==> 02-08 <==
==> flow/design.v (excerpt) <==
module std_fp_smult_pipe #(
    parameter WIDTH = 32,
    parameter INT_WIDTH = 16,
    parameter FRAC_WIDTH = 16
) (
    input  [WIDTH-1:0]              left,
    input  [WIDTH-1:0]              right,
    input  logic                    reset,
    input  logic                    go,
    input  logic                    clk,
    output logic [WIDTH-1:0]        out,
    output logic                    done
);
clock: 6.25 ns
lec_check: 0
cap_margin: 0
core_margin: 2
core_utilization: 72
cts_cluster_diameter: 105
place_density: 0.36
setup_slack_margin: 1.24
slew_margin: 20
run.sh (not shown) runs the stock make flow with config.mk's settings and CLKGATE_MAP_FILE=.
==> 05-05 (differences from 02-08) <==
Settings changed: ABC_AREA from default to 1, CAP_MARGIN 0 to 20, CTS_CLUSTER_DIAMETER 105 to default, CTS_CLUSTER_SIZE from default to 96, PLACE_DENSITY 0.36 to default, SETUP_SLACK_MARGIN 1.24 to default.
==> flow/constraint.sdc (replaced) <==
create_clock -name core_clock -period 2.74 [get_ports {clk}]
set_input_delay 0.5480 -clock core_clock [delete_from_list [all_inputs] [get_ports {clk}]]
set_output_delay 0.5480 -clock core_clock [all_outputs]
set_load 0.01 [all_outputs]
==> 12-13 (differences from 02-08) <==
Settings changed: CAP_MARGIN 0 to 20, CTS_CLUSTER_DIAMETER 105 to 175, CTS_CLUSTER_SIZE from default to 96, PLACE_DENSITY 0.36 to default, SETUP_SLACK_MARGIN 1.24 to default, TNS_END_PERCENT from default to 5.
==> flow/constraint.sdc (replaced) <==
create_clock -name core_clock -period 6.75 [get_ports {clk}]
set_input_delay 1.3500 -clock core_clock [delete_from_list [all_inputs] [get_ports {clk}]]
set_output_delay 1.3500 -clock core_clock [all_outputs]
set_load 0.01 [all_outputs]
==> 07-24 (differences from 02-08) <==
Settings changed: ABC_AREA from default to 1, CAP_MARGIN 0 to 20, CORE_ASPECT_RATIO from default to 0.74, CTS_CLUSTER_DIAMETER 105 to 175, CTS_CLUSTER_SIZE from default to 96, PLACE_DENSITY 0.36 to default, SETUP_SLACK_MARGIN 1.24 to default, TNS_END_PERCENT from default to 5.
==> flow/constraint.sdc (replaced) <==
create_clock -name core_clock -period 4.29 [get_ports {clk}]
set_input_delay 0.8580 -clock core_clock [delete_from_list [all_inputs] [get_ports {clk}]]
set_output_delay 0.8580 -clock core_clock [all_outputs]
set_load 0.01 [all_outputs]
==> results <==
12-13 finished with negative setup slack left. 05-05 ended with an error in 5_1_grt (GRT-0232). 02-08 ran to the end with violations: negative setup slack. 07-24 reached the layout checks and failed them: negative setup slack. Clock power: 12-13 < 02-08 < 07-24. Via count: 07-24 is higher than 02-08 (16%). The highest final cell count belongs to 07-24, the lowest to 12-13. Worst hold slack: 07-24 > 02-08 > 12-13. Of 02-08 and 12-13, 02-08 has the higher critical path depth (gap 2). Worst setup slack, lowest first: 07-24, 02-08, 12-13. Against 05-05, the area after synthesis of 12-13 is smaller by 5.8%. Between 12-13 and 07-24, the lower register-to-register slack is in 07-24 (gap 2.0 ns).
==> figures <==
Post-layout period usage of the worst path: 12-13 1.08; 07-24 1.60; 05-05 -; 02-08 1.20
Total die size: 12-13 0.0458 mm^2; 07-24 0.0486 mm^2; 05-05 0.0486 mm^2; 02-08 0.0458 mm^2
Simple-Gate Area Share: 12-13 0.178; 07-24 0.169; 05-05 0.169; 02-08 0.178
Sequential-cell power consumption: 12-13 0.691 mW; 07-24 1.06 mW; 05-05 -; 02-08 0.748 mW
Max Freq: 12-13 137 MHz; 07-24 146 MHz; 05-05 -; 02-08 134 MHz
Clk cell area share: 12-13 0.00779; 07-24 0.00778; 05-05 -; 02-08 0.00729
Sequential group share of total power: 12-13 0.199; 07-24 0.180; 05-05 -; 02-08 0.192
Total power draw: 12-13 3.47 mW; 07-24 5.88 mW; 05-05 -; 02-08 3.90 mW
Final count of pins violating max slew: 12-13 0; 07-24 0; 05-05 -; 02-08 0
Slew Limit Headroom: 12-13 0.341; 07-24 0.492; 05-05 -; 02-08 0.301
Final design utilization: 12-13 0.861; 07-24 0.862; 05-05 -; 02-08 0.881
Non-clock buffer contribution to total cell area: 12-13 0.120; 07-24 0.127; 05-05 -; 02-08 0.128
Sw frac: 12-13 0.444; 07-24 0.472; 05-05 -; 02-08 0.448
Ys cells: 12-13 3391; 07-24 4375; 05-05 4375; 02-08 3391
Count of filler cells inserted in the layout: 12-13 2295; 07-24 2618; 05-05 -; 02-08 2055
Result of the run: 12-13 failed layout checks; 07-24 failed layout checks; 05-05 did not finish; 02-08 failed layout checks
Failing step: 12-13 -; 07-24 -; 05-05 5_1_grt; 02-08 -
Violated checks: 12-13 negative setup slack; 07-24 negative setup slack; 05-05 -; 02-08 negative setup slack
Worst Setup Slack, final: 12-13 -0.532 ns; 07-24 -2.55 ns; 05-05 -; 02-08 -1.22 ns
Power and IR drop assume default switching activity.
